==> job 5169: inputs <==
==> flow/design.v <==
module ALU(
  input         clock,
                reset,
                io_flush_valid,
                io_FU_input_valid,
  input  [6:0]  io_FU_input_bits_decoded_instruction_PRD,
  input         io_FU_input_bits_decoded_instruction_RD_valid,
  input  [20:0] io_FU_input_bits_decoded_instruction_IMM,
  input  [2:0]  io_FU_input_bits_decoded_instruction_FUNCT3,
  input  [1:0]  io_FU_input_bits_decoded_instruction_packet_index,
  input  [5:0]  io_FU_input_bits_decoded_instruction_ROB_index,
  input  [3:0]  io_FU_input_bits_decoded_instruction_MOB_index,
  input  [4:0]  io_FU_input_bits_decoded_instruction_instructionType,
  input         io_FU_input_bits_decoded_instruction_needs_ALU,
                io_FU_input_bits_decoded_instruction_needs_branch_unit,
                io_FU_input_bits_decoded_instruction_SUBTRACT,
                io_FU_input_bits_decoded_instruction_MULTIPLY,
                io_FU_input_bits_decoded_instruction_FENCE,
                io_FU_input_bits_decoded_instruction_IS_IMM,
  input  [31:0] io_FU_input_bits_RS1_data,
                io_FU_input_bits_RS2_data,
                io_FU_input_bits_fetch_PC,
  output        io_FU_output_valid,
  output [6:0]  io_FU_output_bits_PRD,
  output [31:0] io_FU_output_bits_RD_data,
  output        io_FU_output_bits_RD_valid,
  output [31:0] io_FU_output_bits_fetch_PC,
  output [3:0]  io_FU_output_bits_MOB_index,
  output [5:0]  io_FU_output_bits_ROB_index,
  output [1:0]  io_FU_output_bits_fetch_packet_index
);
  wire [31:0] RS1_signed = io_FU_input_bits_RS1_data;
  wire [31:0] RS1_unsigned = io_FU_input_bits_RS1_data;
  wire [31:0] instruction_PC =
    io_FU_input_bits_fetch_PC
    + {28'h0, io_FU_input_bits_decoded_instruction_packet_index, 2'h0};
  reg  [31:0] arithmetic_result;
  wire [31:0] IMM_signed =
    {{19{io_FU_input_bits_decoded_instruction_IMM[12]}},
     io_FU_input_bits_decoded_instruction_IMM[12:0]};
  wire [31:0] operand2_unsigned =
    io_FU_input_bits_decoded_instruction_IS_IMM ? IMM_signed : io_FU_input_bits_RS2_data;
  wire [4:0]  shamt = operand2_unsigned[4:0];
  wire        _REMU_T = io_FU_input_bits_decoded_instruction_instructionType == 5'hC;
  wire        _SLTU_T_1 = io_FU_input_bits_decoded_instruction_instructionType == 5'h4;
  wire        _BEQ_T = io_FU_input_bits_decoded_instruction_FUNCT3 == 3'h0;
  wire        ADD =
    (_REMU_T | _SLTU_T_1) & _BEQ_T & ~io_FU_input_bits_decoded_instruction_MULTIPLY
    & ~io_FU_input_bits_decoded_instruction_SUBTRACT;
  wire        SUB =
    (_REMU_T | _SLTU_T_1) & _BEQ_T & ~io_FU_input_bits_decoded_instruction_MULTIPLY
    & io_FU_input_bits_decoded_instruction_SUBTRACT;
  wire        SLL =
    (_REMU_T | _SLTU_T_1) & io_FU_input_bits_decoded_instruction_FUNCT3 == 3'h1
    & ~io_FU_input_bits_decoded_instruction_MULTIPLY;
  wire        _BGE_T = io_FU_input_bits_decoded_instruction_FUNCT3 == 3'h5;
  wire        SRL =
    (_REMU_T | _SLTU_T_1) & _BGE_T & ~io_FU_input_bits_decoded_instruction_MULTIPLY
    & ~io_FU_input_bits_decoded_instruction_SUBTRACT;
  wire        SRA =
    (_REMU_T | _SLTU_T_1) & _BGE_T & ~io_FU_input_bits_decoded_instruction_MULTIPLY
    & io_FU_input_bits_decoded_instruction_SUBTRACT;
  wire        AUIPC =
    io_FU_input_bits_decoded_instruction_instructionType == 5'h5
    & ~io_FU_input_bits_decoded_instruction_MULTIPLY;
  wire        ALU_input_valid =
    io_FU_input_valid & io_FU_input_bits_decoded_instruction_needs_ALU;
  wire        branch_unit_input_valid =
    io_FU_input_valid & io_FU_input_bits_decoded_instruction_needs_branch_unit;
  wire        mult_unit_input_valid =
    io_FU_input_valid & io_FU_input_bits_decoded_instruction_MULTIPLY;
  reg         io_FU_output_valid_REG;
  wire [31:0] add_result = RS1_unsigned + operand2_unsigned;
  wire [31:0] sub_result = RS1_unsigned - operand2_unsigned;
  wire [31:0] _GEN = {27'h0, shamt};
  wire [31:0] sra_result = $signed($signed(RS1_signed) >>> _GEN);
  wire [62:0] _sll_result_T = {31'h0, RS1_unsigned} << shamt;
  reg  [31:0] io_FU_output_bits_fetch_PC_REG;
  reg  [1:0]  io_FU_output_bits_fetch_packet_index_REG;
  reg  [6:0]  io_FU_output_bits_PRD_REG;
  reg         io_FU_output_bits_RD_valid_REG;
  reg  [3:0]  io_FU_output_bits_MOB_index_REG;
  reg  [5:0]  io_FU_output_bits_ROB_index_REG;
  always @(posedge clock) begin
    if (reset)
      arithmetic_result <= 32'h0;
    else begin
      arithmetic_result <=
        ADD
          ? add_result
          : SUB
              ? sub_result
              : (_REMU_T | _SLTU_T_1)
                & io_FU_input_bits_decoded_instruction_FUNCT3 == 3'h4
                & ~io_FU_input_bits_decoded_instruction_MULTIPLY
                  ? RS1_unsigned ^ operand2_unsigned
                  : (_REMU_T | _SLTU_T_1)
                    & io_FU_input_bits_decoded_instruction_FUNCT3 == 3'h6
                    & ~io_FU_input_bits_decoded_instruction_MULTIPLY
                      ? RS1_unsigned | operand2_unsigned
                      : (_REMU_T | _SLTU_T_1)
                        & (&io_FU_input_bits_decoded_instruction_FUNCT3)
                        & ~io_FU_input_bits_decoded_instruction_MULTIPLY
                          ? RS1_unsigned & operand2_unsigned
                          : SLL
                              ? _sll_result_T[31:0]
                              : SRL
                                  ? RS1_unsigned >> _GEN
                                  : SRA
                                      ? sra_result
                                      : (_REMU_T | _SLTU_T_1)
                                        & io_FU_input_bits_decoded_instruction_FUNCT3 == 3'h2
                                        & ~io_FU_input_bits_decoded_instruction_MULTIPLY
                                          ? {31'h0,
                                             $signed(RS1_signed) < $signed(io_FU_input_bits_decoded_instruction_IS_IMM
                                                                             ? IMM_signed
                                                                             : io_FU_input_bits_RS2_data)}
                                          : (_REMU_T | _SLTU_T_1)
                                            & io_FU_input_bits_decoded_instruction_FUNCT3 == 3'h3
                                            & ~io_FU_input_bits_decoded_instruction_MULTIPLY
                                              ? {31'h0, RS1_unsigned < operand2_unsigned}
                                              : io_FU_input_bits_decoded_instruction_instructionType == 5'hD
                                                & ~io_FU_input_bits_decoded_instruction_MULTIPLY
                                                  ? {io_FU_input_bits_decoded_instruction_IMM[19:0],
                                                     12'h0}
                                                  : 32'h0;
    end
    io_FU_output_valid_REG <=
      ALU_input_valid & ~io_flush_valid | io_FU_input_bits_decoded_instruction_FENCE;
    io_FU_output_bits_fetch_PC_REG <= io_FU_input_bits_fetch_PC;
    io_FU_output_bits_fetch_packet_index_REG <=
      io_FU_input_bits_decoded_instruction_packet_index;
    io_FU_output_bits_PRD_REG <= io_FU_input_bits_decoded_instruction_PRD;
    io_FU_output_bits_RD_valid_REG <= io_FU_input_bits_decoded_instruction_RD_valid;
    io_FU_output_bits_MOB_index_REG <= io_FU_input_bits_decoded_instruction_MOB_index;
    io_FU_output_bits_ROB_index_REG <= io_FU_input_bits_decoded_instruction_ROB_index;
  end  
  assign io_FU_output_valid = io_FU_output_valid_REG & ~io_flush_valid;
  assign io_FU_output_bits_PRD = io_FU_output_bits_PRD_REG;
  assign io_FU_output_bits_RD_data = arithmetic_result;
  assign io_FU_output_bits_RD_valid = io_FU_output_bits_RD_valid_REG;
  assign io_FU_output_bits_fetch_PC = io_FU_output_bits_fetch_PC_REG;
  assign io_FU_output_bits_MOB_index = io_FU_output_bits_MOB_index_REG;
  assign io_FU_output_bits_ROB_index = io_FU_output_bits_ROB_index_REG;
  assign io_FU_output_bits_fetch_packet_index = io_FU_output_bits_fetch_packet_index_REG;
endmodule
==> flow/run.sh <==
#!/bin/bash
# the make line also repeats each setting of config.mk as NAME=value (left out here)
make -C /OpenROAD-flow-scripts/flow DESIGN_CONFIG=/design/flow/config.mk WORK_HOME=/design/flow/orfs CLKGATE_MAP_FILE= finish
==> flow/config.mk <==
export PLATFORM = sky130hd
export DESIGN_NAME = ALU
export DESIGN_NICKNAME = ALU
export VERILOG_FILES = /design/flow/design.v
export SDC_FILE = /design/flow/constraint.sdc
export NUM_CORES = 4
export LEC_CHECK = 0
export CAP_MARGIN = 20
export CORE_MARGIN = 2
export CORE_UTILIZATION = 43
export CTS_CLUSTER_SIZE = 84
export GPL_ROUTABILITY_DRIVEN = 0
export GPL_TIMING_DRIVEN = 1
export MIN_ROUTING_LAYER = met1
export PLACE_DENSITY_LB_ADDON = 0.01
export SETUP_SLACK_MARGIN = -0.07
export SLEW_MARGIN = 15
export TNS_END_PERCENT = 35
==> flow/constraint.sdc <==
create_clock -name core_clock -period 7.71 [get_ports {clock}]
set_input_delay 1.5420 -clock core_clock [delete_from_list [all_inputs] [get_ports {clock}]]
set_output_delay 1.5420 -clock core_clock [all_outputs]
set_load 0.01 [all_outputs]
==> job 3638 (differences from job 5169) <==
Settings changed: CAP_MARGIN 20 to 25, CELL_PAD_IN_SITES_GLOBAL_PLACEMENT set to 2, CORE_UTILIZATION 43 to 39, CTS_CLUSTER_DIAMETER set to 103, CTS_CLUSTER_SIZE 84 to 57, GPL_TIMING_DRIVEN 1 to 0, HOLD_SLACK_MARGIN set to 0.19, PLACE_DENSITY_LB_ADDON 0.01 to unset, SETUP_SLACK_MARGIN -0.07 to unset, SLEW_MARGIN 15 to 40, TNS_END_PERCENT 35 to unset.
==> flow/constraint.sdc (replaced) <==
create_clock -name core_clock -period 6.0 [get_ports {clock}]
set_input_delay 1.2000 -clock core_clock [delete_from_list [all_inputs] [get_ports {clock}]]
set_output_delay 1.2000 -clock core_clock [all_outputs]
set_load 0.01 [all_outputs]
==> job 8769 (differences from job 5169) <==
Settings changed: CORE_UTILIZATION 43 to 51, PLACE_DENSITY set to 0.44, PLACE_DENSITY_LB_ADDON 0.01 to unset.
==> flow/constraint.sdc (replaced) <==
create_clock -name core_clock -period 3.05 [get_ports {clock}]
set_input_delay 0.6100 -clock core_clock [delete_from_list [all_inputs] [get_ports {clock}]]
set_output_delay 0.6100 -clock core_clock [all_outputs]
set_load 0.01 [all_outputs]
==> flow_metrics.py <==
# Flow results
metrics = {
    "status": {
        "stop_stage": "5_1_grt",
        "status": "stopped before the end",
        "toolErrorMsg": "[ERROR GRT-0232] Routing congestion too high. Check the congestion heatmap in the GUI.",
    },
    "placement": {
        "dpl_cell_area_um2": 17700,
        "port_buffers": 237,
        "placed_cells": 2459,
    },
    "floorplanning": {
        "initCoreUtil_pct": 51.5,
        "die_h_um": 152,
    },
    "global_route": {
        "grtUsageMet1_pct": 81.7,
        "track_usage_pct": 83.8,
    },
}
[end of results for job 8769]
==> flow_metrics.py <==
# Metrics from the implementation run
metrics = {
    "status": {
        "status": "no timing/DRC/antenna violations",
    },
    "cells_and_area": {
        "logic_area_um2": 8670,
    },
    "critical_path": {
        "critPathLaunchType": "input port",
    },
    "cts": {
        "cts_buffer_depth": 2,
    },
    "global_route": {
        "grtUsageMet1_pct": 51.3,
        "track_usage_pct": 39.7,
    },
    "placement": {
        "placed_cells": 2126,
        "port_buffers": 233,
    },
    "floorplanning": {
        "initCoreUtil_pct": 39.8,
        "die_h_um": 173,
    },
    "routing": {
        "highest_layer": "met5",
    },
}
[end of results for job 3638]
==> flow_metrics.py <==
# Metrics from the implementation run
metrics = {
    "status": {
        "status": "no timing/DRC/antenna violations",
    },
    "synthesis": {
        "yosys_cells": 1513,
        "yosys_most_used_dff": "dfxtp_1",
    },
    "placement": {
        "dpl_cell_area_um2": 13700,
        "placed_cells": 2005,
        "port_buffers": 237,
    },
    "global_route": {
        "grt_antenna_before_repair": 1,
        "grtUsageMet1_pct": 47.2,
        "track_usage_pct": 36.3,
        "grt_pass1_vias": 12100,
    },
    "floorplanning": {
        "die_h_um": 165,
        "initCoreUtil_pct": 43.9,
    },
    "routing": {
        "routedWlPerCell_um": 25.1,
    },
    "pwr": {
        "p_switching_mw": 0.765,
    },
}
[end of results for job 5169]
No activity file was given, so power comes from the tool's default toggle rates.
